==> flow/design.v <==
module clk_ctrl
(
	input				wire				clk_i					,
	input				wire				rstn_i				,	
	input				wire	[15:0]	freq						,
	output			reg				dds1_o					,
	output			reg				dds_o						
);
reg	[31:0]	cnt;
wire	[63:0]	add;
assign add =freq*32'd4294967295/16'd30000;
always@(posedge clk_i or negedge rstn_i)
	if(rstn_i ==1'b0)
		cnt <=32'd0;
	else
		cnt <=cnt +add; 
always@(posedge clk_i or negedge rstn_i)
	if(rstn_i ==1'b0)
		dds_o <=1'b0;
	else if(cnt >=32'd2147483648)
		dds_o <=1'b1;
	else
		dds_o <=1'b0;		
reg	[31:0]	cnt1;
wire	[63:0]	add1;
assign add1 =(freq/8'd36)*32'd4294967295/16'd3000;
always@(posedge clk_i or negedge rstn_i)
	if(rstn_i ==1'b0)
		cnt1 <=32'd0;
	else
		cnt1 <=cnt1 +add1; 
always@(posedge clk_i or negedge rstn_i)
	if(rstn_i ==1'b0)
		dds1_o <=1'b0;
	else if(cnt1 >=32'd2147483648)
		dds1_o <=1'b1;
	else
		dds1_o <=1'b0;		
endmodule
clock: 60.2 ns
lec_check: 0
cap_margin: 20
cell_pad_in_sites_detail_placement: 0
core_aspect_ratio: 0.93
core_margin: 2
core_utilization: 71
cts_cluster_diameter: 341
cts_cluster_size: 41
gpl_routability_driven: 1
max_routing_layer: met4
setup_slack_margin: 0.88
slew_margin: 20
tns_end_percent: 100
run.sh (not shown) runs the stock make flow with config.mk's settings and CLKGATE_MAP_FILE=.
The first run stopped in 5_1_grt.
Rerun with:
Settings changed: CELL_PAD_IN_SITES_DETAIL_PLACEMENT 0 to not set, CORE_ASPECT_RATIO 0.93 to not set, CORE_UTILIZATION 71 to 46, CTS_CLUSTER_DIAMETER 341 to not set, CTS_CLUSTER_SIZE 41 to not set, GPL_ROUTABILITY_DRIVEN 1 to not set, MAX_ROUTING_LAYER met4 to not set, SETUP_SLACK_MARGIN 0.88 to not set, TNS_END_PERCENT 100 to not set.
Clock period 60.2 ns to 68.6 ns, I/O delays scaled along.
=> The changed run finished with timing, DRC and antenna clean; die area increases by well over a third; synthesized area is unchanged; synthesized cell count does not change.

yarrow:
// clk_ctrl: RTL as listed in full above, without the edits since
clock: 70.0 ns
lec_check: 0
cap_margin: 20
core_margin: 2
core_utilization: 65
max_routing_layer: met4
slew_margin: 20
The final layout from yarrow, which completed every stage, passed the timing, DRC and antenna checks at the end of the flow.
Relative to yarrow, the following input files were edited for pepper:
Settings: CTS_CLUSTER_SIZE newly set to 98; TNS_END_PERCENT newly set to 15; CORE_UTILIZATION changed from 65 to 63; MAX_ROUTING_LAYER removed (was met4).
| HPWL after detailed placement | pepper vs yarrow | ≈ equal |. As far as count of nets left with antenna violations after detail routing goes, pepper and yarrow are indistinguishable; the numbers are identical. Status: post-synthesis to final-layout area growth parity (yarrow, pepper). On peak clock frequency supported by timing, yarrow and pepper are basically level. yarrow -> pepper: critical path depth increased by a few percent. yarrow → pepper: number of global-route vias before repair dropped about 2%, least setup slack across all paths after layout dropped 49 ps.
Modified inputs, harbor compared to pepper
Settings: putting CTS_CLUSTER_DIAMETER at 285 where nothing was set; putting PLACE_DENSITY at 0.35 where nothing was set; putting GPL_ROUTABILITY_DRIVEN at 0 where nothing was set; putting CELL_PAD_IN_SITES_GLOBAL_PLACEMENT at 1 where nothing was set; putting CORE_ASPECT_RATIO at 0.5 where nothing was set; swapping 63 for 59 in CORE_UTILIZATION.
## What came out
As far as relative area of clock buffers and inverters in the final design is concerned, harbor and pepper perform about the same. harbor vs pepper, area added between synthesis and finish went up by 0.25 points. harbor against pepper: data required time at the worst endpoint stayed essentially flat; ratio of final minimum period to clock period fell by 0.30 points; wire length on met3 fell by 9.9%; clock skew rose by 12 ps; arrival time reported for the critical path endpoint fell by 200 ps.
Inputs modified between harbor and onyx:
Settings: CTS_CLUSTER_SIZE no longer set, was 98; TNS_END_PERCENT no longer set, was 15; CORE_ASPECT_RATIO no longer set, was 0.5; CELL_PAD_IN_SITES_GLOBAL_PLACEMENT no longer set, was 1; CTS_CLUSTER_DIAMETER no longer set, was 285; CORE_UTILIZATION now 71, was 59; PLACE_DENSITY no longer set, was 0.35; GPL_ROUTABILITY_DRIVEN no longer set, was 0; the clock period (ns, I/O delays scaled along) now 84.3, was 70.0.
Notes after the runs:
Of the two values seen for slowest cell on the critical path, o41a_2 was produced by onyx and fa_1 by harbor. Looking at post-CTS repair timing setup buffer count, onyx sits 19 below harbor. In the reports for harbor and onyx, the smaller chip width belongs to onyx. In the tables for harbor and onyx, count of clock-buffer cells in the layout reads lower with onyx. Comparing harbor and onyx, fraction of the core area covered by cells at the end of the flow is lower on harbor. Fraction of area in clock buffers and inverters delta (harbor -> onyx): insignificant. Looking at cell resize tally after clock tree synthesis, onyx sits 44 below harbor.
### onyx -> lagoon
Settings: swapping 71 for 72 in CORE_UTILIZATION; putting ABC_AREA at 1 where nothing was set.
Findings:
- onyx tops out at a lower clock frequency than lagoon.
- In lagoon relative to onyx, via count had gone down by more than 10%.
- Per the comparison of lagoon with onyx, per-cell via count in the routed design decreased by 1.3 relative to the old numbers; routing usage on met1 decreased by 6.4 points relative to the old numbers; final core utilization increased by 3.0 points relative to the old numbers.

== job 8855 ==
// clk_ctrl: RTL as listed in full above, without the edits since
==> flow/config.mk <==
export PLATFORM = sky130hd
export DESIGN_NAME = clk_ctrl
export DESIGN_NICKNAME = clk_ctrl
export VERILOG_FILES = /design/flow/design.v
export SDC_FILE = /design/flow/constraint.sdc
export NUM_CORES = 4
export LEC_CHECK = 0
export CAP_MARGIN = 20
export CORE_MARGIN = 2
export CORE_UTILIZATION = 40
export HOLD_SLACK_MARGIN = -0.05
export MAX_ROUTING_LAYER = met4
export SETUP_SLACK_MARGIN = 5.0
export SLEW_MARGIN = 20
==> flow/constraint.sdc <==
create_clock -name core_clock -period 90.8 [get_ports {clk_i}]
set_input_delay 18.1600 -clock core_clock [delete_from_list [all_inputs] [get_ports {clk_i}]]
set_output_delay 18.1600 -clock core_clock [all_outputs]
set_load 0.01 [all_outputs]
Job 8855 went all the way through the flow, and no timing, DRC or antenna check failed.
[inputs] job 2976 vs job 8855
- clearing HOLD_SLACK_MARGIN, which used to be -0.05
- putting CTS_CLUSTER_DIAMETER at 344 where nothing was set
- putting CELL_PAD_IN_SITES_GLOBAL_PLACEMENT at 1 where nothing was set
- putting CELL_PAD_IN_SITES_DETAIL_PLACEMENT at 2 where nothing was set
- putting GPL_TIMING_DRIVEN at 0 where nothing was set
- swapping met4 for met5 in MAX_ROUTING_LAYER
- swapping 20 for 10 in SLEW_MARGIN
- putting CTS_CLUSTER_SIZE at 54 where nothing was set
Findings:
Reported for job 2976 and job 8855, full die area turned out identical to the last digit.
The lower growth of design area from synthesis to finish came out of job 8855.
Diff job 8855 -> job 2976 | count of clock-buffer cells in the layout | increase of 2
Job 2976 ended up with more standard cells than job 8855.
Job 2976 against job 8855; final instance area is up by a few percent.
Job 2976 vs job 8855, number of nets in the final layout went up by 3.1%.
Met2 track utilization from global routing | job 2976 above job 8855
The following lists how job 5964 was set up differently from job 2976:
- clearing CELL_PAD_IN_SITES_DETAIL_PLACEMENT, which used to be 2
- clearing CTS_CLUSTER_SIZE, which used to be 54
- swapping 10 for 20 in SLEW_MARGIN
- clearing CELL_PAD_IN_SITES_GLOBAL_PLACEMENT, which used to be 1
- clearing MAX_ROUTING_LAYER, which used to be met5
- clearing GPL_TIMING_DRIVEN, which used to be 0
- clearing CTS_CLUSTER_DIAMETER, which used to be 344
- clearing SETUP_SLACK_MARGIN, which used to be 5.0
- swapping 90.8 for 70.0 in the clock period (ns, I/O delays scaled along)
Findings:
Job 5964 against job 2976: post-placement cell area shows a reduction of about 1%, setup slack shows a reduction of 6.81 ns, post-route cell area shows an increase of 0.0012 mm2, die area shows no meaningful change.
Compared with job 2976, job 5964 shows a lower amount of wire on met2 after detailed routing.
Sequential share of layout area: job 2976 vs job 5964, no meaningful difference
Measured against job 2976, the first-pass GRT wire length of job 5964 comes out at 0.810 times the reference value.
Job 5964 — number of vias per cell after detailed routing 1.4% lower, job 2976 as reference
> inputs changed (job 5964 -> job 8408)
- TNS_END_PERCENT: unset -> 15
- CELL_PAD_IN_SITES_GLOBAL_PLACEMENT: unset -> 1
- PLACE_DENSITY: unset -> 0.35
- CTS_CLUSTER_SIZE: unset -> 98
- CORE_UTILIZATION: 40 -> 63
- CTS_CLUSTER_DIAMETER: unset -> 285
--- outcome ---
Lower worst-case setup margin in the final layout among job 8408 and job 5964: job 8408
From job 5964 to job 8408 the numbers moved as follows: sequential share of layout area barely changed, global routing usage on met2 grew by 15 points, height of the die decreased about 20%.
Changes observed in job 8408 relative to job 5964: overall via count from detail_route now sits at about the same level; largest fanout on the critical path moved up; fmax flat; tally of filler cells in the layout decreased by 45% relative to the old numbers; growth of design area from synthesis to finish decreased by 1.5 points relative to the old numbers.

== old ==
Starts from the design.v that is shown in full above.
Settings: LEC_CHECK=0, ABC_AREA=1, CAP_MARGIN=0, CORE_ASPECT_RATIO=0.91, CORE_MARGIN=2, CORE_UTILIZATION=72, CTS_CLUSTER_SIZE=14, PLACE_DENSITY_LB_ADDON=0.14, SETUP_SLACK_MARGIN=4.9, SLEW_MARGIN=20; clock period 17.2 ns.
As the logs show, old stopped at detailed placement after a tool error, so it never reached the end of the flow.
diff inputs: old => new
# old
export LEC_CHECK = 0
export ABC_AREA = 1
export CAP_MARGIN = 0
export CORE_ASPECT_RATIO = 0.91
export CORE_MARGIN = 2
export CORE_UTILIZATION = 72
export CTS_CLUSTER_SIZE = 14
export PLACE_DENSITY_LB_ADDON = 0.14
export SETUP_SLACK_MARGIN = 4.9
export SLEW_MARGIN = 20
create_clock -name core_clock -period 17.2 [get_ports {clk_i}]
# new
export LEC_CHECK = 0
export ABC_AREA = 1
export CAP_MARGIN = 20
export CORE_MARGIN = 2
export CORE_UTILIZATION = 72
export CTS_CLUSTER_SIZE = 95
export PLACE_DENSITY = 0.4
export SLEW_MARGIN = 20
export TNS_END_PERCENT = 15
create_clock -name core_clock -period 54.9 [get_ports {clk_i}]
[summary]
- As far as chip area line of the yosys report goes, old and new are indistinguishable; the numbers are identical.
- Compared with old, new shows a higher count of standard-cell rows.
- Re chip height: new is 12 µm up on old.
- Between old and new, the difference in chip area is negligible.
- Diff old -> new: die width shrank by about 4.5%; area of the core now sits lower; number of buffers inserted by port buffering shows no meaningful change; starting density of the core moved up; synthesized cell count was more or less identical.
- Layout checks on new: not met. Flow itself completed; violations: negative setup slack.
- Last weighted congestion value of the routability-driven placer of new falls short of that of old by a few percent.
